File: design/flow/run.sh
#!/bin/bash
# the make line also repeats each setting of config.mk as NAME=value (left out here)
make -C /OpenROAD-flow-scripts/flow DESIGN_CONFIG=/design/flow/config.mk WORK_HOME=/design/flow/orfs CLKGATE_MAP_FILE= finish
File: design/flow/config.mk
export PLATFORM = sky130hd
export DESIGN_NAME = booth_mul64
export DESIGN_NICKNAME = booth_mul64
export VERILOG_FILES = /design/flow/design.v
export SDC_FILE = /design/flow/constraint.sdc
export NUM_CORES = 4
export LEC_CHECK = 0
export ABC_AREA = 0
export CAP_MARGIN = 20
export CORE_MARGIN = 2
export CORE_UTILIZATION = 72
export CTS_CLUSTER_DIAMETER = 364
export CTS_CLUSTER_SIZE = 99
export SLEW_MARGIN = 20
File: design/flow/constraint.sdc
create_clock -name core_clock -period 2.94 [get_ports {clk}]
set_input_delay 0.5880 -clock core_clock [delete_from_list [all_inputs] [get_ports {clk}]]
set_output_delay 0.5880 -clock core_clock [all_outputs]
set_load 0.01 [all_outputs]
File: design/flow/design.v
module Booth4(
    input   wire    [63:0]  A,
    input   wire    [2:0]   B_pp,
    output  reg     [64:0]  PP,
    output  wire    E,
    output  wire    S
);
    assign E = ((B_pp == 3'b000) || (A[63] == B_pp[2])) && (B_pp != 3'b111);
    assign S = B_pp[2];
    always @ (*) begin
        case (B_pp)
            3'b000: PP = 65'b0;
            3'b001: PP = {A[63], A};
            3'b010: PP = {A[63], A};
            3'b011: PP = {A, 1'b0};
            3'b100: PP = ~{A, 1'b0};
            3'b101: PP = ~{A[63], A};
            3'b110: PP = ~{A[63], A};
            3'b111: PP = ~65'b0;
        endcase
    end
endmodule
module booth_mul64(
    input   wire    clk,
    input   wire    nrst,
    input   wire    [63:0]  A,
    input   wire    [63:0]  B,
    output  reg     [127:0] P,
    input   wire    start,
    output  wire    ready
);
    localparam S_IDLE = 2'b00;
    localparam S_LOAD = 2'b01;
    localparam S_BUSY = 2'b10;
    localparam S_FINISH = 2'b11;
    reg [1:0] STATE;
    reg [1:0] next_state;
    reg [5:0] count;
    assign ready = (STATE == S_IDLE);
    reg [63:0] A_buf;
    reg [64:0] B_buf;
    reg [67:0] P_cur;
    reg [63:0] P_sft;
    reg [63:0] Ss;
    wire [64:0] PP;
    wire E, S;
    Booth4 enc(A_buf, B_buf[2:0], PP, E, S);
    always @ (*) begin
        next_state = STATE;
        if (STATE == S_IDLE && start == 1'b1)
            next_state = S_LOAD;
        if (STATE == S_LOAD)
            next_state = S_BUSY;
        if (STATE == S_BUSY && count == 6'd31)
            next_state = S_FINISH;
        if (STATE == S_FINISH)
            next_state = S_IDLE;
    end
    always @ (posedge clk or negedge nrst) begin
        if (~nrst) begin
            STATE <= S_IDLE;
        end
        else begin
            STATE <= next_state;
        end
    end
    always @ (posedge clk or negedge nrst) begin
        if (~nrst) begin
            count <= 6'd0;
        end
        else begin
            if (STATE == S_BUSY)
                count <= count + 1;
            else
                count <= 6'd0;
        end
    end
    always @ (posedge clk or negedge nrst) begin
        if (~nrst) begin
            A_buf <= 64'd0;
            B_buf <= 64'd0;
        end
        else begin
            if (next_state == S_LOAD) begin
                A_buf <= A;
                B_buf <= {B, 1'b0};
            end
            else if (STATE == S_BUSY) begin
                B_buf <= B_buf >> 2;
            end
        end
    end
    always @ (posedge clk or negedge nrst) begin
        if (~nrst) begin
            P_cur <= 68'd0;
            P_sft <= 64'd0;
        end
        else begin
            if (STATE == S_BUSY) begin
                if (count == 6'd0)
                    {P_cur, P_sft} <= {(P_cur + {E, ~E, ~E, PP}), P_sft} >> 2;
                else
                    {P_cur, P_sft} <= {(P_cur + {1'b1, E, PP}), P_sft} >> 2;
            end
            else begin
                P_cur <= 68'd0;
                P_sft <= 64'd0;
            end
        end
    end
    always @ (posedge clk or negedge nrst) begin
        if (~nrst) begin
            Ss <= 64'b0;
        end
        else begin
            if (STATE == S_BUSY) begin
                Ss <= {1'b0, S, Ss[63:2]};
            end
            else begin
                Ss <= 64'd0;
            end
        end
    end
    always @ (posedge clk or negedge nrst) begin
        if (~nrst) begin
            P <= 128'd0;
        end
        else begin
            if (STATE == S_FINISH) begin
                P <= {P_cur[63:0], P_sft} + Ss;
            end
            else if (next_state == S_LOAD) begin
                P <= 128'd0;
            end
        end
    end
endmodule
==> COMMIT_EDITMSG, run 1 <==
Log flow metrics for this revision

- Post-placement cell count: 3917
- The flow stopped in global routing.
- Summing the areas of all xor and xnor instances in the mapped netlist gives 6.607% of the synthesized area.
- The synth_stat.txt file lists the number of cells as 2898.
* Multiplexer share: 2.682%
- Htree depth: 1
- Yosys-reported design area after synthesis: 0.02505 mm²
* Remaining global-route overflow: between 300 and 400
* Post-DP Area: 0.03154 mm²
- Yosys attributes the largest share of cell area to sky130_fd_sc_hd__dfrtp_1 (43%), sky130_fd_sc_hd__nand2_1 (8.0%), sky130_fd_sc_hd__ha_1 (5.1%), sky130_fd_sc_hd__o21ai_0 (4.6%), sky130_fd_sc_hd__nor2_1 (4.0%).
- For reference, the post-synthesis area per instance comes to 8.645 µm².
- Before any placement, the netlist area is recorded as around 0.025 mm².
- The clock passes through at most 3 buffers.
* Half-perimeter wire length after placement: 64190 µm
- Die Y-Extent: 190.5 µm
- Per the synthesis report, the AND-OR/OR-AND share of the synthesized area is 19.08%.
- Yosys printed 2 warnings.
- Clock sink total: 429
- Counting the buffers created by CTS gives 8.
- The number of nets in the synthesized netlist is 3133.
* Most instantiated library cell after synthesis: sky130_fd_sc_hd__nand2_1
- Overall track demand over capacity in global routing: around 84%
* Initial Util: 72.89%
- Counting every instance in the synthesized netlist gives 2898.
* Synth Seq Share: 42.85%
* Number of synthesized flops with an enable pin: 0
- Dominant comb cell: simple AND/OR/NAND/NOR gates
* Routability congestion estimate: 1.057
- Floorplan row count: 68
- Library cell used as clock root buffer: sky130_fd_sc_hd__clkbuf_16
- The cell-mix breakdown from Yosys lists the simple-gate area share as 20.35%.
- Quantity of I/O buffers inserted on ports: 259
* Core region area: 0.03437 mm²
* First error line in the log: [ERROR GRT-0116] Global routing finished with congestion. Check the congestion regions in the DRC Viewer.
- Post-Place Setup Slack: -1.272 ns
* Number of placed I/O pins: 260
- Distinct lib cells: 74
* Most frequent cells after synthesis: sky130_fd_sc_hd__nand2_1 (534), sky130_fd_sc_hd__dfrtp_1 (428), sky130_fd_sc_hd__nor2_1 (266)
- In this run the horizontal extent of the chip is 190.5 µm.
- The most used flip-flop cell after synthesis is sky130_fd_sc_hd__dfrtp_1.
* DIE AREA: 0.03631 mm²
* Top cell type by total area after synthesis: sky130_fd_sc_hd__dfrtp_1
* Proportion of netlist area held by the largest area contributor: a little over two fifths
* Area fraction in full adders, half adders and majority gates: 5.224%
- The synthesis report gives the async set-or-reset register share as 100.0%.
- The synthesis stat section lists a flop and latch total of 429.
- Run status: aborted with a tool error
==> per-stage QoR <==
step                      power [mW]  setup TNS, ns
after global placement         26.94         -52.88
after floorplan                19.42         -18.00
after detailed placement       28.40         -75.69
after CTS                      33.15         -60.78
==> metal layers <==
metal	track usage, %	overflow
met5	30.63	0
met4	84.65	115
met3	68.27	8
met2	98.76	202
met1	85.08	3
==> timing repair <==
| item | 4_1_cts |
|---|---|
| buffers inserted | 21 |
| pin swaps | 54 |
| cloned | 4 |
| hold buffers | 1 |
| endpoints found under the hold margin | 49 |
| gates resized | 165 |
| endpoints found under the setup margin | 173 |
==> inputs of run 2 (changes only) <==
- ABC_AREA: 0 -> default
- CELL_PAD_IN_SITES_DETAIL_PLACEMENT: default -> 0
- CTS_CLUSTER_DIAMETER: 364 -> 263
- CTS_CLUSTER_SIZE: 99 -> 42
- HOLD_SLACK_MARGIN: default -> -0.08
- MAX_ROUTING_LAYER: default -> met4
- PLACE_DENSITY: default -> 0.65
- SETUP_SLACK_MARGIN: default -> -0.25
- SLEW_MARGIN: 20 -> 40
- TNS_END_PERCENT: default -> 65
- clock period: 2.94 -> 3.26 ns (I/O delays scaled with it)
==> run 2 against run 1 <==
The flow again stops in global routing; die size did not move; synthesized area did not move; synthesized cell count did not move.
==> COMMIT_EDITMSG, run 2 <==
Log flow metrics for this revision

- The run stopped with a tool error.
- Per the run summary, the flow got no further than global routing.
* First error line in the log: [ERROR GRT-0232] Routing congestion too high. Check the congestion heatmap in the GUI.
- Share of flip-flops with an asynchronous set or reset after synthesis: around 100%
- Clock sink total: 429
- Sorting the synthesis cell report by count puts at the top sky130_fd_sc_hd__nand2_1.
* Post-cts hold-fix buffer tally: 0
- After detailed placement, the design holds a cell count of 3805.
* Number of placed I/O pins: 260
* Nets in the synthesized netlist: 3133
* Remaining global-route overflow: between 2000 and 3000
- Top flip-flop cell by instance count after synthesis: sky130_fd_sc_hd__dfrtp_1
- The synthesis stat section lists a flop and latch total of 429.
- Total global-route track usage over all layers is 105.5%.
- Top cell type by total area after synthesis: sky130_fd_sc_hd__dfrtp_1
* Quantity of I/O buffers inserted on ports: between 200 and 300
- Yosys-reported design area after synthesis: around 0.025 mm²
- The synthesized netlist devotes 20.35% of its cell area to simple gates.
- Initial Util: 72.89%
- Per the synthesis report, the adder-cell share of the synthesized area is 5.224%.
- Proportion of netlist area held by the largest area contributor: between 40% and 50%
* Floorplan row count: between 60 and 70
- In this run, synthesis inferred 0 flip-flops with an integrated enable.
* Horizontal die dimension: 190.5 µm
- The synthesized netlist devotes 6.607% of its cell area to XOR and XNOR gates.
- Number of CTS-inserted buffers: 14
- Distinct lib cells: around 74
* Number of cells in the yosys synthesis report: about 2900
- Summing every instance area after synthesis gives 0.02505 mm².
- Half-perimeter wire length after placement: 57640 µm
- Core region area: 0.03437 mm²
- Dominant comb cell: simple AND/OR/NAND/NOR gates
- Cell count after synthesis: 2898
- Each instance of the synthesized netlist takes up on average 8.645 µm².
- CTS placed an instance of sky130_fd_sc_hd__clkbuf_16 at the clock tree root.
- Htree depth: 1
- Per Yosys stat, the portion of area used by sequential elements is 42.85%.
- The chip occupies 0.03631 mm².
- After synthesis, the most frequently instantiated cells are sky130_fd_sc_hd__nand2_1 (534), sky130_fd_sc_hd__dfrtp_1 (428), sky130_fd_sc_hd__nor2_1 (266).
- Area fraction in compound gates after synthesis: 19.08%
* Syn. warnings: 2
* Multiplexer share: 2.682%
- Per the OpenROAD floorplan log, the height of the die is around 190 µm.
- Maximum clock path buffer count: 3
- Top cells by area, synth: sky130_fd_sc_hd__dfrtp_1 (43%), sky130_fd_sc_hd__nand2_1 (8.0%), sky130_fd_sc_hd__ha_1 (5.1%), sky130_fd_sc_hd__o21ai_0 (4.6%), sky130_fd_sc_hd__nor2_1 (4.0%)
* Routability congestion estimate: 1.091
[run 2: routing by layer]
metal / GRT overflow / track usage (%)
met1: 94 / 93.59
met2: 2101 / 128.7
met3: 127 / 87.23
met4: 596 / 114.2
met5: - / -
[run 2: what timing repair did]
action / CTS
gates resized: 98
pin swaps: 40
endpoints found under the setup margin: 61
setup buffers: 27
gates cloned: 4
[run 2: stage by stage]
step                TNS, ns  cell area [µm²]  setup WS, ns
CTS                  -29.79            31920       -0.8507
floorplan            -7.332            25220       -0.5443
global placement     -21.63            30620       -0.7686
detailed placement   -32.40            30730       -0.9801
==> inputs of run 3 (changes only) <==
- ABC_AREA: default -> 1
- CAP_MARGIN: 20 -> 15
- CELL_PAD_IN_SITES_GLOBAL_PLACEMENT: default -> 2
- CORE_ASPECT_RATIO: default -> 0.89
- CORE_MARGIN: 2 -> 4
- CORE_UTILIZATION: 72 -> 56
- CTS_CLUSTER_SIZE: 42 -> 85
- GPL_TIMING_DRIVEN: default -> 0
- HOLD_SLACK_MARGIN: -0.08 -> -0.05
- MAX_ROUTING_LAYER: met4 -> met5
- PLACE_DENSITY: 0.65 -> default
- PLACE_DENSITY_LB_ADDON: default -> 0.19
- SETUP_SLACK_MARGIN: -0.25 -> default
- SLEW_MARGIN: 40 -> 20
- TNS_END_PERCENT: 65 -> 80
- clock period: 3.26 -> 8.13 ns (I/O delays scaled with it)
==> run 3 against run 2 <==
The run fails in global placement without I/O; synthesized cell count increased by 68%; die size increased by 62%; synthesized area increased by 23%.
==> COMMIT_EDITMSG, run 3 <==
Log flow metrics for this revision

- Run status: aborted with a tool error
- Terminating stage of the flow: global placement without I/O
- The tool reported: "[ERROR FLW-0024] Place density exceeds 1.0 (current PLACE_DENSITY_LB_ADDON =  0.19). Please check if the value of  PLACE_DENSITY_LB_ADDON is between 0 and 0.99".
- Syn. warnings: 2
- Area fraction in and, or, nand and nor cells: 36.09%
* Cell count after synthesis: around 4900
* Yosys reg bits: 429
- For reference, compound AND-OR and OR-AND cells occupy 12.68% of the area reported after synthesis.
- After synthesis, flip-flops and latches occupy 34.79% of the total area.
- Nets in the synthesized netlist: between 5000 and 6000
- In the floorplan report the effective utilization is 57.09%.
- The synthesized netlist devotes 4.241% of its cell area to adder and majority cells.
- In the Yosys stats the netlist draws on 48 distinct library cells.
- Post-synth design cell area: approximately 0.03 mm²
* Most frequent cells after synthesis: sky130_fd_sc_hd__nand2_1 (1576), sky130_fd_sc_hd__inv_1 (761), sky130_fd_sc_hd__nor2_1 (559)
- Synthesized area per cell: about 6.3 µm²
- The die is 229.5 µm tall.
- Measured along the x axis, the die boundary spans 256.8 µm.
- Number of cells in the yosys synthesis report: about 4900
* Yosys-reported design area after synthesis: 0.03086 mm²
- Number of synthesized flops with an enable pin: 0
* XOR/XNOR share of the synthesized area: 0.7663%
- Among the non-sequential cells, simple AND/OR/NAND/NOR gates take the most area.
* Top cells by area, synth: sky130_fd_sc_hd__dfrtp_1 (35%), sky130_fd_sc_hd__nand2_1 (19%), sky130_fd_sc_hd__inv_1 (9.3%), sky130_fd_sc_hd__nor2_1 (6.8%), sky130_fd_sc_hd__nand3_1 (5.0%)
- Of the post-synthesis cell area, the part taken by muxes is 0%.
- The die covers ~0.059 mm².
- Looking at the gate-level netlist, the highest instance count belongs to sky130_fd_sc_hd__nand2_1.
* Share of flip-flops with an asynchronous set or reset after synthesis: ~100%
- Top cell type by total area after synthesis: sky130_fd_sc_hd__dfrtp_1
- In this run the biggest area consumer among cell types represents 34.71% of the synthesized area.
- Floorplan row count: ~80
* Core region area: 0.05405 mm²
* Top flip-flop cell by instance count after synthesis: sky130_fd_sc_hd__dfrtp_1
==> inputs of run 4 (changes only) <==
- CAP_MARGIN: 15 -> 20
- CELL_PAD_IN_SITES_DETAIL_PLACEMENT: 0 -> default
- CELL_PAD_IN_SITES_GLOBAL_PLACEMENT: 2 -> default
- CORE_ASPECT_RATIO: 0.89 -> default
- CORE_MARGIN: 4 -> 2
- CORE_UTILIZATION: 56 -> 72
- CTS_CLUSTER_DIAMETER: 263 -> 231
- CTS_CLUSTER_SIZE: 85 -> 45
- GPL_TIMING_DRIVEN: 0 -> default
- HOLD_SLACK_MARGIN: -0.05 -> default
- MAX_ROUTING_LAYER: met5 -> default
- PLACE_DENSITY: default -> 0.91
- PLACE_DENSITY_LB_ADDON: 0.19 -> default
- TNS_END_PERCENT: 80 -> default
- clock period: 8.13 -> 3.05 ns (I/O delays scaled with it)
==> run 4 against run 3 <==
The run fails in global routing; die size is 24% lower; synthesized area stayed put; synthesized cell count stayed put.
==> COMMIT_EDITMSG, run 4 <==
Log flow metrics for this revision

- The flow did not finish.
* Terminating stage of the flow: global routing
- The tool reported: "[ERROR GRT-0232] Routing congestion too high. Check the congestion heatmap in the GUI".
* Nets in the synthesized netlist: 5103
- CTS added clock buffers totalling 13.
- Post-synth design cell area: 0.03086 mm²
* Top flip-flop cell by instance count after synthesis: sky130_fd_sc_hd__dfrtp_1
* XOR/XNOR share of the synthesized area: 0.7663%
- Of the total synthesized cell area, the portion taken by full adders, half adders and majority gates is ~4.2%.
- Clock sink total: about 430
- In this run the number of H-tree levels came out at 1.
- The tree is rooted in a sky130_fd_sc_hd__clkbuf_16.
- Per the synthesis report, the number of distinct cell types is 48.
- After global routing the overflow that remains totals between 500 and 600.
* DIE AREA: between 0.04 and 0.05 mm²
* Synthesized area per cell: 6.339 µm²
- Top cells by area, synth: sky130_fd_sc_hd__dfrtp_1 (35%), sky130_fd_sc_hd__nand2_1 (19%), sky130_fd_sc_hd__inv_1 (9.3%), sky130_fd_sc_hd__nor2_1 (6.8%), sky130_fd_sc_hd__nand3_1 (5.0%)
* Yosys-reported design area after synthesis: 0.03086 mm²
- Per the OpenROAD floorplan log, the area of the core is 0.04213 mm².
- Syn. warnings: 2
* Post-Place Setup Slack: -0.3137 ns
* Cell count after synthesis: 4868
- Number of synthesized flops with an enable pin: 0
- Number of cells in the yosys synthesis report: a little under 5000
- Per the synthesis report, the dominant area consumer among library cells is sky130_fd_sc_hd__dfrtp_1.
- Die Y-Extent: 211.0 µm
- Before placement the cells fill 73.24% of the core.
- Summing the areas of all compound-gate instances in the mapped netlist gives 12.68% of the synthesized area.
- Multiplexer cells account for 0% of the synthesized area.
- By area, the combinational part of the netlist is dominated by simple AND/OR/NAND/NOR gates.
- At the end of routability-driven placement, the weighted congestion stood at 1.243.
- Share of flip-flops with an asynchronous set or reset after synthesis: 100.0%
* Synth Seq Share: 34.79%
- Horizontal die dimension: roughly 210 µm
- Number of placed I/O pins: 260
* Proportion of netlist area held by the largest area contributor: between 30% and 40%
* Most instantiated library cell after synthesis: sky130_fd_sc_hd__nand2_1
* Maximum clock path buffer count: 3
- The post-placement cell area is 0.03504 mm².
- Per the synth log, the flip-flop and latch total comes to 429.
- Most frequent cells after synthesis: sky130_fd_sc_hd__nand2_1 (1576), sky130_fd_sc_hd__inv_1 (761), sky130_fd_sc_hd__nor2_1 (559)
- Buffers placed on the I/O ports in this run total 259.
* Floorplan row count: approximately 75
* Half-perimeter wire length after placement: 83480 µm
- After Yosys synthesis, and, or, nand and nor cells account for 36.09% of the synthesized area.
- Overall track demand over capacity in global routing: 83.35%
==> run 4: routing by layer <==
layer / GRT usage [%] / overflow
met4: 86.74 / 197
met1: 81.22 / 8
met3: 70.64 / 33
met2: 98.26 / 330
met5: 40.60 / 1
==> run 4: repair_timing <==
| action | 4_1_cts |
|---|---|
| hold buffers | 1 |
| cloned | 1 |
| hold endpoints to repair | 19 |
| setup buffers | 2 |
| endpoints found under the setup margin | 42 |
| resized | 108 |
| pin swaps | 9 |
==> run 4: stage by stage <==
| step | TNS [ns] | std cells | util (%) |
|---|---|---|---|
| after global placement | -1.006 | 5706 | 83.16 |
| after CTS | -0.02958 | 5729 | 85.64 |
| after detailed placement | -3.849 | 5706 | 83.16 |
| after floorplan | 0 | 4868 | - |
==> inputs of run 5 (changes only) <==
- ABC_AREA: 1 -> default
- CELL_PAD_IN_SITES_DETAIL_PLACEMENT: default -> 2
- CORE_UTILIZATION: 72 -> 43
- CTS_CLUSTER_DIAMETER: 231 -> default
- CTS_CLUSTER_SIZE: 45 -> default
- GPL_ROUTABILITY_DRIVEN: default -> 0
- HOLD_SLACK_MARGIN: default -> -0.07
- MIN_ROUTING_LAYER: default -> met1
- PLACE_DENSITY: 0.91 -> 0.71
- SETUP_SLACK_MARGIN: default -> 0.61
- TNS_END_PERCENT: default -> 50
- clock period: 3.05 -> 4.91 ns (I/O delays scaled with it)
==> run 5 against run 4 <==
The flow again stops in global routing; die size is 35% higher; synthesized cell count is 40% lower; synthesized area is 19% lower.
==> COMMIT_EDITMSG, run 5 <==
Log flow metrics for this revision

* Number of placed I/O pins: 260
- The cell-mix breakdown from Yosys lists the adder-cell area share as 5.224%.
* Area fraction in and, or, nand and nor cells: 20.35%
* Most instantiated library cell after synthesis: sky130_fd_sc_hd__nand2_1
- According to the Yosys statistics, the synthesized design has a chip area of between 0.02 and 0.03 mm².
- Synthesized area per cell: 8.645 µm²
* Half-perimeter wire length after placement: 90150 µm
- Proportion of netlist area held by the largest area contributor: 42.75%
* Core region area: about 0.058 mm²
- First error line in the log: [ERROR GRT-0116] Global routing finished with congestion. Check the congestion regions in the DRC Viewer.
* Remaining global-route overflow: 4
* Htree depth: 2
- The flow did not finish.
- XOR/XNOR share of the synthesized area: between 6 and 7%
- Cell count after synthesis: 2898
- DIE AREA: between 0.06 and 0.07 mm²
- Initial Util: 43.42%
- After synthesis the netlist holds a flip-flop and latch count of 429.
- Counting every net in the synthesized netlist gives between 3000 and 4000.
- Post-DP Area: 0.02829 mm²
- Library cell used as clock root buffer: sky130_fd_sc_hd__clkbuf_16
* Number of synthesized flops with an enable pin: 0
- Share of flip-flops with an asynchronous set or reset after synthesis: 100.0%
- Clock sink total: 429
- By area the synthesized netlist is led by sky130_fd_sc_hd__dfrtp_1 (43%), sky130_fd_sc_hd__nand2_1 (8.0%), sky130_fd_sc_hd__ha_1 (5.1%), sky130_fd_sc_hd__o21ai_0 (4.6%), sky130_fd_sc_hd__nor2_1 (4.0%).
- Terminating stage of the flow: global routing
- Post-synth design cell area: 0.02505 mm²
* Most frequent cells after synthesis: sky130_fd_sc_hd__nand2_1 (534), sky130_fd_sc_hd__dfrtp_1 (428), sky130_fd_sc_hd__nor2_1 (266)
* Top flip-flop cell by instance count after synthesis: sky130_fd_sc_hd__dfrtp_1
* Syn. warnings: 2
- The number of clock buffers added by TritonCTS is 48.
- Maximum clock path buffer count: 3
- Synth Seq Share: 42.85%
- The synthesized netlist devotes a little under a fifth of its cell area to compound gates.
- Distinct lib cells: around 74
* Number of cells in the yosys synthesis report: 2898
- The report lists the number of standard-cell rows as 88.
- Overall track demand over capacity in global routing: 64.68%
* Top cell type by total area after synthesis: sky130_fd_sc_hd__dfrtp_1
* Die Y-Extent: 245.4 µm
- Post-cts hold-fix buffer tally: 0
- Multiplexer share: 2.682%
- Yosys shows that the main logic family after synthesis is simple AND/OR/NAND/NOR gates.
- Including well taps, the total number of placed cells is 3778.
* Quantity of I/O buffers inserted on ports: between 200 and 300
* Horizontal die dimension: 245.4 µm
run 5: through the flow:
| stage | utilization (%) | TNS, ns | total power [mW] | setup slack (ns) |
|---|---|---|---|---|
| floorplan | - | 0 | 11.39 | 0.6547 |
| global placement | 49.04 | 0 | 13.53 | 0.3717 |
| detailed placement | 49.04 | -4.255 | 15.65 | -0.5744 |
| CTS | 54.72 | 0 | 22.62 | 0.4896 |
run 5: what timing repair did:
item,in CTS
setup endpoints to repair,102
pin swaps,68
gates cloned,6
gates resized,194
buffers inserted,77
run 5: layer usage:
layer / track usage (%) / overflow
met1: 65.77 / 0
met5: 14.95 / 0
met2: 87.03 / 3
met4: 59.80 / 1
met3: 43.27 / 0
==> inputs of run 6 (changes only) <==
- CELL_PAD_IN_SITES_DETAIL_PLACEMENT: 2 -> default
- CORE_UTILIZATION: 43 -> 64
- CTS_CLUSTER_SIZE: default -> 45
- GPL_ROUTABILITY_DRIVEN: 0 -> default
- HOLD_SLACK_MARGIN: -0.07 -> default
- MIN_ROUTING_LAYER: met1 -> default
- PLACE_DENSITY: 0.71 -> default
- SETUP_SLACK_MARGIN: 0.61 -> default
- TNS_END_PERCENT: 50 -> default
- clock period: 4.91 -> 3.84 ns (I/O delays scaled with it)
==> run 6 against run 5 <==
Now fails the layout checks on negative setup slack; synthesized cell count unchanged; die size decreased by 32%; synthesized area is the same.
==> COMMIT_EDITMSG, run 6 <==
Log flow metrics for this revision

* Setup repair after global routing missed its margin: yes
* Share of the core filled with cells in the final layout: 86.93%
* Routability congestion estimate: around 1
- Tool warnings: 36
* Most frequent cells after synthesis: sky130_fd_sc_hd__nand2_1 (534), sky130_fd_sc_hd__dfrtp_1 (428), sky130_fd_sc_hd__nor2_1 (266)
* Timing-limited maximum frequency: approximately 220 MHz
* Required time reported for the critical path endpoint: 4.36 ns
- Nature of the critical path startpoint: register
- At the pin with the least slew margin, the transition time is 0.9607 ns.
* Initial Util: 64.83%
- Per the STA report, the cell with the highest stage delay on the worst path is sky130_fd_sc_hd__a221oi_4.
* Cell count after synthesis: 2898
- Overall track demand over capacity in global routing: between 40% and 50%
* Run status: finished with violations
* DR iter-0 viols: 3710
- The launch point of the critical path was reported as B_buf[1]$_DFFE_PN0P_.
* Internal portion of total power: around 17 mW
- Power Density: 903.4 mW/mm²
- Clock transition at the registers of the reported paths: ~0.080 ns
- Post-DR vias/cell: 6.704
- The final report lists the setup-violating endpoint count as 55.
- Area fraction in compound gates after synthesis: 19.08%
* Number of maximum-capacitance violations: 0
* Area fraction in and, or, nand and nor cells: 20.35%
- The power report attributes to the clock group a share of about 17%.
- Type of destination of the critical path: register
- Hold is met by around 0.15 ns.
* Post-layout period usage: 118.8%
* Part of the power in registers: ~20%
- Clock tree from TritonCTS: done
- Between the synthesized netlist and the finished layout, the area growth was recorded as 34.09%.
* Critical Path Max Stage Delay: approximately 0.57 ns
* Vias in the first global route: 25990
- Core region area: 0.03865 mm²
- According to the Yosys statistics, the synthesized design has a chip area of 0.02505 mm².
- Proportion of netlist area held by the largest area contributor: 42.75%
- P_clk: 5.02 mW
- Post-cts hold-fix buffer tally: 0
* Switching power total: 13.19 mW
- After synthesis, the share of flip-flops with an asynchronous set or reset is 100.0%.
- During synthesis, Yosys emitted a total of 2 warnings.
- Per report_power, the Sequential row totals 6.15 mW.
- The first global-routing pass estimated 138400 µm of wire.
- Fin Setup TNS: -17.48 ns
- Clk latency of the worst-skew pair: ~0.63 ns
- The biggest slice of the total power is consumed by combinational logic.
* Switching fraction of total power: 43.47%
- Clock sink total: 429
- Once layout is done, the placed cells without fillers occupy 0.03359 mm².
- The violated checks flagged are negative setup slack.
* DRT Wirelength: 93920 µm
* Die Y-Extent: 201.9 µm
- Number of diodes added for antenna fixing: 0
- During placement, the flow inserted port buffers numbering roughly 260.
- Worst clock skew: about 0.042 ns
- Synthesis produced a netlist with a net count of between 3000 and 4000.
- Final critical-path required period: 4.562 ns
* Worst setup slack for register-to-register paths: -0.72 ns
- Largest fanout on the critical path: 7
- Final tally of hold violations: 0
- Multiplexer share: under 10%
* Post-DP Area: between 0.03 and 0.04 mm²
- Destination of the critical timing path: P_cur[64]$_DFF_PN0_
- Number of synthesized flops with an enable pin: 0
- Worst min-delay path category: in2async
- Family with the most delay on the worst path: AND-OR/OR-AND gates
* Area fraction in full adders, half adders and majority gates: 5.224%
- In this run the deepest clock path goes through 3 buffers.
- Residual antenna-violating net count after detailed routing: 0
- The die is 201.9 µm wide.
- Top flip-flop cell by instance count after synthesis: sky130_fd_sc_hd__dfrtp_1
- Least setup slack across all paths after layout: -0.7223 ns
- Before antenna repair, the detailed router went through 9 iterations.
- The floorplan step defined a die boundary enclosing 0.04075 mm².
- In this run the cell area of the synthesized design comes to 0.02505 mm².
- Antenna violations before repair: 2
- Looking at the clock tree report, the H-tree level count equals 2.
- Max-slew check failures listed in the final report amount to 0.
- Yosys reg bits: 429
- After the last flow step, the layout net total stands at 3621.
* Distinct lib cells: 74
- The leakage power in the latest report is 15.58 nW.
* Per-cell routed wire length: 23.83 µm
- Share of total power in combinational logic: 63.2%
- The setup path with the least slack is of type reg2reg.
* Comb group: 19.2 mW
- For this run, design rule violations remaining after detail routing come to 0.
- Summing the areas of all xor and xnor instances in the mapped netlist gives 6.607% of the synthesized area.
- For the worst reg-to-reg path, the endpoint reported by OpenROAD is P_cur[64]$_DFF_PN0_.
- Dominant comb cell: simple AND/OR/NAND/NOR gates
- Most instantiated library cell after synthesis: sky130_fd_sc_hd__nand2_1
- Total stage count of the critical path: 21
- Entering global routing, the biggest net connects 173 pins.
* Worst Path Buf+Inv: 4
- In this run the critical register-to-register path is launched from B_buf[1]$_DFFE_PN0P_.
- Critical path arrival: about 5.1 ns
- Number of CTS-inserted buffers: 46
- By area the synthesized netlist is led by sky130_fd_sc_hd__dfrtp_1 (43%), sky130_fd_sc_hd__nand2_1 (8.0%), sky130_fd_sc_hd__ha_1 (5.1%), sky130_fd_sc_hd__o21ai_0 (4.6%), sky130_fd_sc_hd__nor2_1 (4.0%).
- For this design, Yosys synthesis ends with a cell count of 2898.
- 260 I/O pins were placed.
- Of all cell types, the one taking the most synthesized area is sky130_fd_sc_hd__dfrtp_1.
- Per the post-synthesis stats, the area per cell is 8.645 µm².
- Headroom to the max-slew limit: 35.95%
- The floorplan has around 72 rows.
- Vias after detailed routing: 26430
- The wire-length estimate of the detail-placed layout is 57680 µm.
- The analysis reports a worst IR drop on VDD of about 0.62 mV.
* Library cell used as clock root buffer: sky130_fd_sc_hd__clkbuf_16
* Sequence of cells on the critical path: nand2_4 -> buf_12 -> buf_8 -> o22ai_1 -> nor2_1 -> nor2_1 -> a221oi_2 -> ha_1 -> buf_6 -> a21oi_4 -> nand3b_1 -> a221oi_4 -> nor4_4 -> o31ai_1 -> buf_4 -> a21oi_4 -> a41o_1 -> nand2b_4 -> a31oi_4 -> and3_4 -> nor3_4
- Remaining global-route overflow: 0
- The worst register-to-register path depth is 21.
- Synth Seq Share: 42.85%
==> run 6: metal layers <==
metal  track usage (%)  vias to the layer above  part of all wire, %
met3             8.401                      640                   10
met5                 0                        -                0.014
met2             71.69                     2045                   47
met1             52.00                    12610                   35
met4             24.55                        2                  7.3
li1                  -                    11130                    -
==> run 6: repair_timing <==
action                     CTS  global route
gates cloned                 2             1
buffers inserted            32            38
gates resized              106           170
pin swaps                   41            70
setup endpoints to repair   36            73
==> run 6: cell type report <==
type / count / area, µm²
multi-input cells: 2258 / 14720
flip-flops and latches: 429 / 10750
repair buffers: 618 / 5684
fillers: 1962 / 5052
clock buffers: 69 / 1409
well taps: 518 / 648.1
clock inverters: 17 / 266.5
inverters: 33 / 123.9
==> run 6: metrics by stage <==
step                setup WS (ns)  std cells  total power, mW
CTS                       -0.3443       3907            27.26
finish                    -0.7223       3942            30.35
global route              -0.8180       3942            31.63
global placement          -0.3452       3787            20.53
floorplan                0.003358       2898            14.65
detailed placement        -0.4999       3787            20.90
==> inputs of run 7 (changes only) <==
- ABC_AREA: default -> 1
- CORE_UTILIZATION: 64 -> 72
- CTS_CLUSTER_DIAMETER: default -> 225
- CTS_CLUSTER_SIZE: 45 -> 74
- GPL_ROUTABILITY_DRIVEN: default -> 0
- PLACE_DENSITY_LB_ADDON: default -> 0.06
- SETUP_SLACK_MARGIN: default -> 0.89
- SLEW_MARGIN: 20 -> 5
- clock period: 3.84 -> 3.17 ns (I/O delays scaled with it)
==> run 7 against run 6 <==
The run now fails in global routing; synthesized area rose by 23%; synthesized cell count rose by 68%; die size up 9.3%.
==> COMMIT_EDITMSG, run 7 <==
Log flow metrics for this revision

* Yosys reg bits: roughly 430
- The biggest area contributor in the post-synthesis netlist is sky130_fd_sc_hd__dfrtp_1.
- The synthesis report lists the most area-consuming cells as sky130_fd_sc_hd__dfrtp_1 (35%), sky130_fd_sc_hd__nand2_1 (19%), sky130_fd_sc_hd__inv_1 (9.3%), sky130_fd_sc_hd__nor2_1 (6.8%), sky130_fd_sc_hd__nand3_1 (5.0%).
* Quantity of I/O buffers inserted on ports: 259
- The average instance in the mapped netlist occupies 6.339 µm².
* Number of CTS-inserted buffers: 9
* Nets in the synthesized netlist: 5103
- Top flip-flop cell by instance count after synthesis: sky130_fd_sc_hd__dfrtp_1
* Cell count after synthesis: 4868
* DIE AREA: around 0.045 mm²
* Area fraction in and, or, nand and nor cells: 36.09%
* Number of synthesized flops with an enable pin: 0
- In the post-synthesis netlist, the cell with the most instances is sky130_fd_sc_hd__nand2_1.
- Run status: aborted with a tool error
- Post-synth design cell area: 0.03086 mm²
* Terminating stage of the flow: global routing
- According to the I/O placement log, the pin count is 260.
- The HPWL after detailed placement is 81760 µm.
- Per the synth stats, the proportion of register bits with asynchronous set or reset is roughly 100%.
- Library cell used as clock root buffer: sky130_fd_sc_hd__clkbuf_16
- Yosys-reported design area after synthesis: 0.03086 mm²
- Area fraction in full adders, half adders and majority gates: 4.241%
* First error line in the log: [ERROR DPL-0038] Utilization greater than 100%, impossible to legalize
- Per the synthesis report, the single largest cell type by area occupies roughly a third of cell area.
- Multiplexer share: 0%
- Horizontal die dimension: 211.0 µm
- Sequential cells were found to cover 34.79% of the synthesized design area.
- The share of the core area taken by cells at floorplan is 73.24%.
* Distinct lib cells: roughly 48
- The synthesized netlist devotes 12.68% of its cell area to compound gates.
* XOR/XNOR share of the synthesized area: less than 1%
- Row generation in the floorplan step produced 75 rows.
- Number of cells in the yosys synthesis report: between 4000 and 5000
- After synthesis, the largest family of logic cells by area is simple AND/OR/NAND/NOR gates.
- Die Y-Extent: 211.0 µm
- The core region is 0.04213 mm².
- Most frequent cells after synthesis: sky130_fd_sc_hd__nand2_1 (1576), sky130_fd_sc_hd__inv_1 (761), sky130_fd_sc_hd__nor2_1 (559)
- Syn. warnings: 2
- Summing all placed instances gives a cell area of roughly 0.035 mm².
- Htree depth: 1
* Maximum clock path buffer count: 3
- The number of clock sinks came to between 400 and 500.
## run 7: what timing repair did
action | CTS
resized | 206
pin swaps | 49
endpoints found under the setup margin | 196
hold endpoints to repair | 0
cloned | 2
buffers inserted | 23
hold buffers | 0
## run 7: stage by stage
| stage | utilization [%] | worst slack [ns] | hold WS [ns] | std cells |
|---|---|---|---|---|
| floorplan | - | 0.4405 | 0.3384 | 4868 |
| global placement | 82.74 | -0.09789 | 0.4447 | 5632 |
| detailed placement | 82.74 | -0.1055 | 0.4555 | 5632 |
| CTS | 86.13 | 0.1221 | 0.03346 | 5669 |
==> inputs of run 8 (changes only) <==
- CAP_MARGIN: 20 -> 25
- CELL_PAD_IN_SITES_DETAIL_PLACEMENT: default -> 1
- CORE_ASPECT_RATIO: default -> 0.77
- CORE_UTILIZATION: 72 -> 40
- CTS_CLUSTER_DIAMETER: 225 -> 335
- CTS_CLUSTER_SIZE: 74 -> default
- GPL_ROUTABILITY_DRIVEN: 0 -> default
- GPL_TIMING_DRIVEN: default -> 0
- MIN_ROUTING_LAYER: default -> met1
- PLACE_DENSITY_LB_ADDON: 0.06 -> default
- SETUP_SLACK_MARGIN: 0.89 -> default
- SLEW_MARGIN: 5 -> 40
- clock period: 3.17 -> 6.0 ns (I/O delays scaled with it)
==> run 8 against run 7 <==
The run now finishes clean; die size grew 78%; synthesized area unchanged; synthesized cell count unchanged.
==> COMMIT_EDITMSG, run 8 <==
Log flow metrics for this revision

- Post-Place Setup Slack: 1.323 ns
- Critical path arrival: approximately 5.5 ns
- Looking at the post-CTS report, the setup buffer insertion count equals 0.
* Family with the most delay on the worst path: AND-OR/OR-AND gates
- Per the run summary, max-cap violations total 0.
- Nets still carrying antenna violations after routing amount to 0.
- Combinational logic burns 58.0% of the power.
- Post_cts resized: 0
- Post-DP Area: 0.03488 mm²
- DIE AREA: ~0.079 mm²
* Static leakage: 19.00 nW
- The report shows a maximum critical-path fanout of 10.
* Clock transition at the registers of the reported paths: 0.06 ns
* Die Y-Extent: 247.7 µm
* Pin count of the biggest net entering global routing: 76
- Post-synthesis to final-layout area growth: 18.60%
- The most numerous cell type found on the critical path is sky130_fd_sc_hd__nand2_1.
- The number of antenna violations at the first check in global routing was 4.
- In the synthesized netlist, mux cells make up 0% of the area.
* Least setup slack across all paths after layout: about 1 ns
- For the worst reg-to-reg path, the endpoint reported by OpenROAD is P_cur[63]$_DFF_PN0_.
* Number of CTS-inserted buffers: 49
* DR iter-0 viols: between 2000 and 3000
- Final tally of setup violations: 0
- The multi-input combinational cells in the finished layout cover a total of 0.01660 mm².
- The number of cells on the worst reg-to-reg path is 19.
- Beginning of the critical path: B_buf[1]$_DFFE_PN0P_
* Htree depth: 2
- Yosys reports a chip area of 0.03086 mm².
- Horizontal die dimension: 320.5 µm
- The flow reports that the clock network draws 17.6% of the design power.
- Fin. max-slew vios: 0
- The warning tally printed by Yosys for this design is 2.
* Required time reported for the critical path endpoint: 6.52 ns
- Remaining design rule violation count: 0
- Counting flops and latches in the post-synthesis netlist gives 429.
- Distinct lib cells: 48
- Critical Path Max Stage Delay: 0.63 ns
- Registers are responsible for 24.4% of the overall power.
- Each instance of the synthesized netlist takes up on average ~6.3 µm².
- Yosys instantiated no cell more often than sky130_fd_sc_hd__nand2_1.
* Proportion of netlist area held by the largest area contributor: 34.71%
- Summing the areas of all compound-gate instances in the mapped netlist gives 12.68% of the synthesized area.
* Library cell used as clock root buffer: sky130_fd_sc_hd__clkbuf_16
- Crit-path slowest cell: sky130_fd_sc_hd__a21oi_1
* Sequence of cells on the critical path: buf_2 -> nand2_1 -> inv_1 -> nor2_1 -> inv_1 -> clkbuf_1 -> clkbuf_1 -> nand2_1 -> o31ai_1 -> inv_1 -> ha_1 -> a21oi_1 -> o21ai_0 -> a21oi_1 -> nand2_1 -> a21oi_1 -> nand3_1 -> nand2_1 -> nor2_1
- Post-synth design cell area: 0.03086 mm²
- According to the CTS report, the clock sink count is 429.
- Top cells by area, synth: sky130_fd_sc_hd__dfrtp_1 (35%), sky130_fd_sc_hd__nand2_1 (19%), sky130_fd_sc_hd__inv_1 (9.3%), sky130_fd_sc_hd__nor2_1 (6.8%), sky130_fd_sc_hd__nand3_1 (5.0%)
- First-pass GRT wire length: 208800 µm
* Number of nets at the end of the flow: ~5400
* Final critical-path required period: approximately 5 ns
- By count the netlist is led by sky130_fd_sc_hd__nand2_1 (1576), sky130_fd_sc_hd__inv_1 (761), sky130_fd_sc_hd__nor2_1 (559).
- Vias after detailed routing: 34190
* Cell count after synthesis: 4868
* Internal portion of total power: 8.670 mW
- Share of flip-flops with an asynchronous set or reset after synthesis: 100.0%
- Sequential power: roughly 4.6 mW
* Timing-limited maximum frequency: 200.1 MHz
- Power Density: 513.1 mW/mm²
* Synth Seq Share: 34.79%
- In this run, the synthesized area fraction spent on adder and majority cells is recorded as roughly 4.2%.
- Final hold slack: 0.4695 ns
* Top cell type by total area after synthesis: sky130_fd_sc_hd__dfrtp_1
- Clk latency of the worst-skew pair: 0.67 ns
* Switching fraction of total power: 53.83%
- Nets in the synthesized netlist: between 5000 and 6000
* Half-perimeter wire length after placement: 118800 µm
- The most used flip-flop cell after synthesis is sky130_fd_sc_hd__dfrtp_1.
- The routed design shows a via density per instance of about 5.5.
- Overall track demand over capacity in global routing: 35.52%
- CTS reports a maximum clock tree buffer depth of 3.
- The synthesized design contains 0 enable-type register cells.
- Nature of the critical path startpoint: register
- Worst clock skew: 0.04541 ns
- Initial Util: 40.34%
- The run finished with no timing, DRC or antenna violations.
- Following the worst setup path forward leads to its endpoint at P_cur[63]$_DFF_PN0_.
- 260 I/O pins were placed.
* Setup repair after global routing missed its margin: no
* DRT Wirelength: 143500 µm
- Clock tree from TritonCTS: done
- The iteration count recorded for the first detailed-route pass is 6.
- Tool warnings: 29
- Share of the core filled with cells in the final layout: 47.84%
* Post-layout period usage: 83.29%
- Summing all non-filler instances in the final layout gives an area of 0.03660 mm².
- For this design, the CTS-stage hold fixing added 0 buffers.
* Quantity of I/O buffers inserted on ports: between 200 and 300
- Headroom to the max-slew limit came out at 38.82%.
- The worst register-to-register path has a setup slack of roughly 1 ns.
* XOR/XNOR share of the synthesized area: less than 1%
* Area taken by flip-flops and latches: 0.01074 mm²
- The critical path is of the reg2reg type.
* P_clk: 3.30 mW
- Tightest Pin Transition: 0.9176 ns
- Vias in the first global route: 33170
- VDD IR-drop max: 0.2738 mV
* Area fraction in and, or, nand and nor cells: 36.09%
- Leading power group: combinational logic
- Routability-driven placement finished with a final weighted congestion of 1.060.
- Of the combinational cells, the family taking the most area is simple AND/OR/NAND/NOR gates.
- Final tally of hold violations: 0
* Switching power total: 10.11 mW
- Number of cells in the yosys synthesis report: 4868
- Type of destination of the critical path: register
* Core region area: approximately 0.077 mm²
- Remaining global-route overflow: 0
- The min-delay analysis places its worst path in the category in2async.
- In this run the critical register-to-register path is launched from B_buf[1]$_DFFE_PN0P_.
* Filler Cell Count: 10310
- The floorplan has between 80 and 90 rows.
- The timing report notes that buffer and inverter cells on the critical path total 6.
* Total stage count of the critical path: 19
- Comb group: about 11 mW
- Per-cell routed wire length: 23.03 µm
==> run 8: through the flow <==
step	setup TNS [ns]	std cells	power, mW
5_1_grt	0	6224	20.00
3_5_place_dp	0	6134	15.03
2_1_floorplan	0	4868	10.92
4_1_cts	0	6224	18.41
3_3_place_gp	-6960.69	6128	14.69
6_report	0	6229	18.78
==> run 8: final cells by class <==
class | instances | share of cell area [%]
multi-input combinational | 3528 | 45.35
clock buffer | 62 | 3.730
clock inverter | 28 | 0.9265
antenna | 5 | 0.03419
timing repair buffer | 265 | 7.548
buffer | 130 | 1.644
sequential | 429 | 29.34
tap | 1001 | 3.422
inverter | 781 | 8.010
==> run 8: layer usage <==
metal	up-vias	global-route usage, %	share of wire, %	wire length [µm]
li1	15990	-	-	-
met1	16680	52.43	47	67610
met2	1355	47.00	38	54200
met3	151	15.61	13	18950
met4	2	7.305	1.9	2691
met5	-	0	0.013	19
==> inputs of run 9 (changes only) <==
- ABC_AREA: 1 -> default
- CAP_MARGIN: 25 -> 20
- CELL_PAD_IN_SITES_DETAIL_PLACEMENT: 1 -> 0
- CELL_PAD_IN_SITES_GLOBAL_PLACEMENT: default -> 2
- CORE_ASPECT_RATIO: 0.77 -> default
- CORE_MARGIN: 2 -> 4
- CORE_UTILIZATION: 40 -> 56
- CTS_CLUSTER_DIAMETER: 335 -> 263
- CTS_CLUSTER_SIZE: default -> 85
- HOLD_SLACK_MARGIN: default -> -0.05
- MAX_ROUTING_LAYER: default -> met4
- MIN_ROUTING_LAYER: met1 -> default
- PLACE_DENSITY_LB_ADDON: default -> 0.16
- SLEW_MARGIN: 40 -> 20
- TNS_END_PERCENT: default -> 80
- clock period: 6.0 -> 7.61 ns (I/O delays scaled with it)
==> run 9 against run 8 <==
The flow now stops in global placement without I/O; synthesized cell count down 40%; die size is 39% lower; synthesized area shrank 19%.
==> COMMIT_EDITMSG, run 9 <==
Log flow metrics for this revision

- Run status: aborted with a tool error
- The flow halted during global placement without I/O.
* First error line in the log: [ERROR FLW-0024] Place density exceeds 1.0 (current PLACE_DENSITY_LB_ADDON =  0.16). Please check if the value of  PLACE_DENSITY_LB_ADDON is between 0 and 0.99.
- Per the synthesis report, the dominant area consumer among library cells is sky130_fd_sc_hd__dfrtp_1.
- According to the floorplan report, the placeable core area is around 0.044 mm².
- Summing the areas of all fa, ha and maj instances in the mapped netlist gives 5.224% of the synthesized area.
* Dominant comb cell: simple AND/OR/NAND/NOR gates
- Area fraction in and, or, nand and nor cells: between 20% and 30%
- Share of flip-flops with an asynchronous set or reset after synthesis: approximately 100%
- Multiplexer share: 2.682%
* Syn. warnings: 2
* Yosys-reported design area after synthesis: 0.02505 mm²
- Of the total synthesized cell area, the portion taken by AND-OR and OR-AND cells is about a fifth.
- A synthesized cell averages slightly below 9 µm².
- Synth Seq Share: 42.85%
* Post-synth design cell area: 0.02505 mm²
- Yosys stat counts 2898 cells in the synthesized netlist.
- The share of synthesized area in the top cell type comes to 42.75%.
* Nets in the synthesized netlist: approximately 3100
- Among all flip-flop cells after synthesis, the most frequent one is sky130_fd_sc_hd__dfrtp_1.
* Yosys reg bits: 429
- The die is around 220 µm tall.
- Initial Util: 56.66%
* Cell count after synthesis: 2898
- The synthesized design contains 0 enable-type register cells.
- Most instantiated library cell after synthesis: sky130_fd_sc_hd__nand2_1
- Per the OpenROAD floorplan log, the area of the die is 0.04819 mm².
- Floorplan row count: 77
- Horizontal die dimension: 219.5 µm
* Distinct lib cells: 74
- Top cells by area, synth: sky130_fd_sc_hd__dfrtp_1 (43%), sky130_fd_sc_hd__nand2_1 (8.0%), sky130_fd_sc_hd__ha_1 (5.1%), sky130_fd_sc_hd__o21ai_0 (4.6%), sky130_fd_sc_hd__nor2_1 (4.0%)
- The cell-mix breakdown from Yosys lists the XOR/XNOR area share as 6.607%.
* Most frequent cells after synthesis: sky130_fd_sc_hd__nand2_1 (534), sky130_fd_sc_hd__dfrtp_1 (428), sky130_fd_sc_hd__nor2_1 (266)
==> inputs of run 10 (changes only) <==
- CELL_PAD_IN_SITES_DETAIL_PLACEMENT: 0 -> default
- CELL_PAD_IN_SITES_GLOBAL_PLACEMENT: 2 -> default
- CORE_MARGIN: 4 -> 2
- CORE_UTILIZATION: 56 -> 70
- CTS_CLUSTER_DIAMETER: 263 -> default
- CTS_CLUSTER_SIZE: 85 -> 37
- GPL_TIMING_DRIVEN: 0 -> default
- HOLD_SLACK_MARGIN: -0.05 -> default
- MAX_ROUTING_LAYER: met4 -> default
- PLACE_DENSITY: default -> 0.8
- PLACE_DENSITY_LB_ADDON: 0.16 -> default
- SETUP_SLACK_MARGIN: default -> 0.95
- TNS_END_PERCENT: 80 -> default
- clock period: 7.61 -> 3.19 ns (I/O delays scaled with it)
==> run 10 against run 9 <==
The flow stops in global routing; synthesized cell count stayed put; synthesized area stayed put; die size is 23% lower.
==> COMMIT_EDITMSG, run 10 <==
Log flow metrics for this revision

- Dominant comb cell: simple AND/OR/NAND/NOR gates
- Looking at the clock tree report, the root buffer type is sky130_fd_sc_hd__clkbuf_16.
* Clock sink total: 429
* Run status: aborted with a tool error
* Yosys reg bits: between 400 and 500
* Synth Seq Share: 42.85%
- The average instance in the mapped netlist occupies 8.645 µm².
- Die Y-Extent: 193.2 µm
* Number of synthesized flops with an enable pin: 0
* Yosys-reported design area after synthesis: 0.02505 mm²
- Multiplexer share: 2.682%
- Most frequent cells after synthesis: sky130_fd_sc_hd__nand2_1 (534), sky130_fd_sc_hd__dfrtp_1 (428), sky130_fd_sc_hd__nor2_1 (266)
- DIE AREA: 0.03732 mm²
- Top flip-flop cell by instance count after synthesis: sky130_fd_sc_hd__dfrtp_1
- Number of CTS-inserted buffers: 45
* Half-perimeter wire length after placement: 60190 µm
* Top cells by area, synth: sky130_fd_sc_hd__dfrtp_1 (43%), sky130_fd_sc_hd__nand2_1 (8.0%), sky130_fd_sc_hd__ha_1 (5.1%), sky130_fd_sc_hd__o21ai_0 (4.6%), sky130_fd_sc_hd__nor2_1 (4.0%)
* Proportion of netlist area held by the largest area contributor: 42.75%
- The H-tree was split into 2 levels.
* Overall track demand over capacity in global routing: 78.27%
- Area fraction in compound gates after synthesis: 19.08%
* Area fraction in full adders, half adders and majority gates: under 10%
- Routability congestion estimate: approximately 1.0
* Number of placed I/O pins: 260
- Most instantiated library cell after synthesis: sky130_fd_sc_hd__nand2_1
* Initial Util: 70.78%
- Of all flip-flops after synthesis, the portion carrying an async set or reset was 100.0%.
* Syn. warnings: 2
* Number of cells in the yosys synthesis report: around 2900
* Core region area: around 0.035 mm²
- Distinct lib cells: between 70 and 80
- Summed over all layers, the global routing overflow is 141.
- XOR/XNOR share of the synthesized area: 6.607%
* Floorplan row count: about 69
* Maximum clock path buffer count: 3
- The run ended at global routing.
- Summing every instance area after synthesis gives 0.02505 mm².
- Horizontal die dimension: 193.2 µm
- Cell count after synthesis: 2898
* Nets in the synthesized netlist: 3133
* Area fraction in and, or, nand and nor cells: 20.35%
- The buffer_ports step reported a buffer count of 259.
- Top cell type by total area after synthesis: sky130_fd_sc_hd__dfrtp_1
* First error line in the log: [ERROR GRT-0116] Global routing finished with congestion. Check the congestion regions in the DRC Viewer.
[run 10: what timing repair did]
action                                  4_1_cts
cloned                                        4
gates resized                               139
pin swaps                                    67
hold buffers                                  0
endpoints found under the hold margin         0
endpoints found under the setup margin      381
setup buffers                                18
[run 10: per-layer routing]
metal	overflow	track usage, %
met1	0	78.24
met5	1	24.27
met2	58	94.44
met3	1	63.46
met4	81	79.75
[run 10: through the flow]
| stage | utilization, % | cell area (µm²) | hold WS (ns) | setup WS [ns] | instances |
|---|---|---|---|---|---|
| after CTS | 95.67 | 33860 | 0.04472 | -0.9419 | 3925 |
| after detailed placement | 88.47 | 31310 | 0.4733 | -0.9713 | 3820 |
| after global placement | 88.41 | 31290 | 0.4623 | -0.7720 | 3819 |
| after floorplan | - | 25820 | 0.3424 | -0.6132 | 2898 |
==> inputs of run 11 (changes only) <==
- CORE_UTILIZATION: 70 -> 69
- CTS_CLUSTER_SIZE: 37 -> 33
- SETUP_SLACK_MARGIN: 0.95 -> -0.37
- clock period: 3.19 -> 3.6 ns (I/O delays scaled with it)
==> run 11 against run 10 <==
The flow again stops in global routing; synthesized cell count unchanged; die size up 1.4%; synthesized area unchanged.
==> COMMIT_EDITMSG, run 11 <==
Log flow metrics for this revision

- In this run, the synthesized area fraction spent on AND-OR/OR-AND gates is recorded as around a fifth.
- Nets in the synthesized netlist: 3133
- The post-placement cell area is 0.03017 mm².
- The synthesized design spends more area on one cell type than any other, namely sky130_fd_sc_hd__dfrtp_1.
- Most frequent cells after synthesis: sky130_fd_sc_hd__nand2_1 (534), sky130_fd_sc_hd__dfrtp_1 (428), sky130_fd_sc_hd__nor2_1 (266)
- Post-cts hold-fix buffer tally: 0
- Yosys reg bits: between 400 and 500
- The netlist uses 74 different library cells.
* Die Y-Extent: 194.6 µm
* Top cells by area, synth: sky130_fd_sc_hd__dfrtp_1 (43%), sky130_fd_sc_hd__nand2_1 (8.0%), sky130_fd_sc_hd__ha_1 (5.1%), sky130_fd_sc_hd__o21ai_0 (4.6%), sky130_fd_sc_hd__nor2_1 (4.0%)
- The cell sitting at the root of the clock tree is a sky130_fd_sc_hd__clkbuf_16.
- Synth Seq Share: 42.85%
- In this run the mean area of a mapped cell was 8.645 µm².
- In this run the cell area of the synthesized design comes to 0.02505 mm².
* Number of cells in the yosys synthesis report: 2898
* Clock sink total: approximately 430
* Routability congestion estimate: just over 1
* Number of synthesized flops with an enable pin: 0
- Post-Place Setup Slack: -0.7203 ns
- Syn. warnings: 2
- Cell count after synthesis: 2898
- Most instantiated library cell after synthesis: sky130_fd_sc_hd__nand2_1
- Initial Util: ~70%
- For this run, asynchronously set or reset flops after synthesis account for 100.0%.
* DIE AREA: 0.03785 mm²
* Half-perimeter wire length after placement: 56990 µm
- Run status: aborted with a tool error
- The CTS report gives the tree buffer count as 46.
- Multiplexer share: 2.682%
- In the synthesized netlist the dominant register cell turns out to be sky130_fd_sc_hd__dfrtp_1.
- XOR/XNOR share of the synthesized area: 6.607%
- Summing the areas of all fa, ha and maj instances in the mapped netlist gives 5.224% of the synthesized area.
* Dominant comb cell: simple AND/OR/NAND/NOR gates
- Area fraction in and, or, nand and nor cells: 20.35%
* Htree depth: 2
- The area recorded from the Yosys report for this design is ~0.025 mm².
- Floorplan row count: 69
- Proportion of netlist area held by the largest area contributor: a little over two fifths
- Terminating stage of the flow: global routing
- Horizontal die dimension: 194.6 µm
* Number of placed I/O pins: 260
* Maximum clock path buffer count: 3
- Quantity of I/O buffers inserted on ports: 259
* Core region area: around 0.036 mm²
## run 11: metrics by stage
step           util (%)  hold slack (ns)  TNS [ns]  cells
2_1_floorplan         -           0.4244    -2.506   2898
3_3_place_gp      84.60           0.4614    -13.73   3752
3_5_place_dp      84.60           0.4691    -17.35   3752
4_1_cts           90.32           0.1201    -14.94   3852
## run 11: what timing repair did
action / in CTS
setup endpoints to repair: 29
pin swaps: 36
resized: 71
buffers inserted: 24
cloned: 3
==> inputs of run 12 (changes only) <==
- CORE_UTILIZATION: 69 -> 40
- CTS_CLUSTER_SIZE: 33 -> default
- PLACE_DENSITY: 0.8 -> default
- SETUP_SLACK_MARGIN: -0.37 -> default
- clock period: 3.6 -> 4.21 ns (I/O delays scaled with it)
==> run 12 against run 11 <==
Now fails the layout checks on negative setup slack; synthesized cell count is the same; synthesized area is the same; die size grew 71%.
==> COMMIT_EDITMSG, run 12 <==
Log flow metrics for this revision

- Run status: finished with violations
* Layout violations: negative setup slack
- Looking at the reg2reg group, the worst path ends at P_cur[63]$_DFF_PN0_.
- In this run the cell area of the synthesized design comes to about 0.025 mm².
* Timing-limited maximum frequency: around 230 MHz
* Post-DR vias/cell: 5.509
- Per the synthesis report, the AND-OR/OR-AND share of the synthesized area is around a fifth.
- The synthesized design spends more area on one cell type than any other, namely sky130_fd_sc_hd__dfrtp_1.
- The initialized floorplan defines 91 standard-cell rows.
* Proportion of netlist area held by the largest area contributor: between 40% and 50%
- Clock sink total: 429
- Final total power: 25.08 mW
- Residual antenna-violating net count after detailed routing: 0
- Antenna violations before repair: 0
* Pin count of the biggest net entering global routing: roughly 200
* Post-DP Area: 0.02998 mm²
- For this run, the number of standard cells in the final layout without fillers is 4183.
- First-pass GRT wire length: 124900 µm
* Clock tree from TritonCTS: done
* Yosys-reported design area after synthesis: 0.02505 mm²
- The worst register-to-register path has a depth of 19.
- In this run the critical register-to-register path is launched from B_buf[1]$_DFFE_PN0P_.
* Top cells by area, synth: sky130_fd_sc_hd__dfrtp_1 (43%), sky130_fd_sc_hd__nand2_1 (8.0%), sky130_fd_sc_hd__ha_1 (5.1%), sky130_fd_sc_hd__o21ai_0 (4.6%), sky130_fd_sc_hd__nor2_1 (4.0%)
- VDD IR-drop max: 0.4156 mV
- Final critical-path required period: around 4.3 ns
- Switching power total: 10.50 mW
- On the worst setup and hold paths after CTS, the clock-pin slew comes to 0.06 ns.
- The synthesis report lists the Yosys warning total as 2.
- Per the summary, power density relative to cell area is ~760 mW/mm².
- In this run the maximum-capacitance check reported violations numbering 0.
* Vias after detailed routing: 23050
- Internal portion of total power: about 15 mW
- In this run the worst hold path is classified as in2async.
- Per the TritonCTS log, the buffer count is around 50.
- Horizontal die dimension: 254.3 µm
- Core region area: 0.06183 mm²
- Summing all flip-flop and latch instances after layout gives between 0.01 and 0.015 mm².
* Largest fanout on the critical path: 6
- Nature of the critical path startpoint: register
- Combinational cells account for around three fifths of the total power.
- Clk latency of the worst-skew pair: roughly 0.61 ns
- According to the finish report, the design has a final net count of 3542.
- The worst setup path is captured at a register.
- Summed over all sequential cells, the power is approximately 5.6 mW.
* Static leakage: 15.01 nW
- Counting distinct cell types in the post-synthesis netlist gives 74.
* Share of flip-flops with an asynchronous set or reset after synthesis: 100.0%
- The flow reports power dissipated in combinational cells as ~15 mW.
- Initial Util: ~41%
* Per-cell routed wire length: 19.06 µm
- From the final report, the count of setup violators was given as 9.
- Leading power group: combinational logic
* Vias in the first global route: 22600
- Summing all multi-input logic gate instances after layout gives 0.01413 mm².
* Setup repair after global routing missed its margin: yes
- Sequence of cells on the critical path: nand2_8 -> buf_6 -> buf_4 -> o22ai_1 -> nor2_1 -> nor2_1 -> a221oi_2 -> ha_2 -> a21oi_4 -> a2111oi_4 -> o21ai_2 -> o21ai_2 -> a21oi_2 -> o41a_1 -> o21a_1 -> o211ai_2 -> a31oi_2 -> o221ai_2 -> mux2_4
- In the log, the iteration count for the first detailed-route pass is 5.
- Remaining global-route overflow: 0
- Pins over their slew limit in the final report were tallied at 0.
- Summing the areas of all xor and xnor instances in the mapped netlist gives 6.607% of the synthesized area.
* Dominant comb cell: simple AND/OR/NAND/NOR gates
- Least setup slack across all paths after layout: -0.09010 ns
- Measured along the y axis, the die boundary spans around 250 µm.
- Finished layout cell area: 0.03279 mm²
- Per report_power, the clock group accounts for 18.9% of the total.
- Per the run report, area growth between synthesis and finish was 30.89%.
- Maximum clock path buffer count: 3
- In this run switching power makes up a little over two fifths of total power.
* Post-placement cell count: 4053
- Htree depth: 2
- Area fraction in full adders, half adders and majority gates: 5.224%
* Total stage count of the critical path: 19
* Crit-path slowest cell: sky130_fd_sc_hd__dfrtp_4
- The post-synth register bit count is 429.
- Checking max transition, the worst relative margin is 29.30%.
- Synth Seq Share: 42.85%
- Filler Cell Count: 5769
- The critical path is of the reg2reg type.
- Worst clock skew: 0.02122 ns
- Tightest Pin Transition: 1.061 ns
- Counting endpoints that fail hold in the final report gives 0.
- Tool warnings: 33
- Counting every instance in the synthesized netlist gives just under 3000.
- At the worst endpoint, the required time is 4.70 ns.
- DR iter-0 viols: 1707
- Half-perimeter wire length after placement: 57380 µm
* Beginning of the critical path: B_buf[1]$_DFFE_PN0P_
* Number of cells in the yosys synthesis report: 2898
* Most frequent cells after synthesis: sky130_fd_sc_hd__nand2_1 (534), sky130_fd_sc_hd__dfrtp_1 (428), sky130_fd_sc_hd__nor2_1 (266)
* Area fraction in and, or, nand and nor cells: 20.35%
- Part of the power in registers: 22.1%
- For this run, the script counts the antenna cells in the layout as 0.
- DRT Wirelength: 79730 µm
* Worst setup slack for register-to-register paths: -0.09 ns
* Nets in the synthesized netlist: 3133
- Number of synthesized flops with an enable pin: 0
* Destination of the critical timing path: P_cur[63]$_DFF_PN0_
* Family with the most delay on the worst path: AND-OR/OR-AND gates
* Quantity of I/O buffers inserted on ports: 259
- Critical path arrival: 4.79 ns
- Per the gpl log, the routability congestion estimate is 1.001.
* Overall track demand over capacity in global routing: 24.25%
- Summed over the clock group, the power is approximately 4.7 mW.
* Worst Path Buf+Inv: 2
- Share of the core filled with cells in the final layout: a little over half
- Number of placed I/O pins: roughly 260
- Top flip-flop cell by instance count after synthesis: sky130_fd_sc_hd__dfrtp_1
* Synthesized area per cell: 8.645 µm²
* Remaining design rule violation count: 0
* Library cell used as clock root buffer: sky130_fd_sc_hd__clkbuf_16
- In this run, post-CTS hold repair placed 0 buffers.
- Multiplexer share: 2.682%
- The final critical path takes up 102.1% of the cycle.
- Fin Setup TNS: -0.3921 ns
* Critical Path Max Stage Delay: 0.56 ns
- DIE AREA: 0.06465 mm²
* Most instantiated library cell after synthesis: sky130_fd_sc_hd__nand2_1
[run 12: final cells by class]
cell class              count  share of cell area [%]
clock inverters            27                   1.274
inverters                  33                  0.3777
repair buffers            535                   15.11
flip-flops and latches    429                   32.77
well taps                 837                   3.194
clock buffers              64                   4.189
multi-input cells        2258                   43.08
[run 12: metrics by stage]
step           setup WS [ns]  hold slack, ns
3_3_place_gp         -0.2720          0.4618
2_1_floorplan        0.01878          0.4547
6_report            -0.09010          0.1889
4_1_cts             -0.03711          0.1961
3_5_place_dp         -0.3209          0.4691
5_1_grt              -0.2538          0.2263
[run 12: metal layers]
metal  vias up  global-route usage, %  share of wire [%]
li1      11000                      -                  -
met1     11250                  34.81                 46
met2       673                  37.38                 44
met3       131                  3.603                5.8
met4         0                  8.218                3.3
met5         -                      0                  0
[run 12: what timing repair did]
item | CTS | global route
buffers inserted | 13 | 23
cloned | 3 | 0
pin swaps | 25 | 31
resized | 40 | 95
endpoints found under the setup margin | 20 | 29
hold endpoints to repair | 0 | 0
Power and IR drop assume default switching activity.
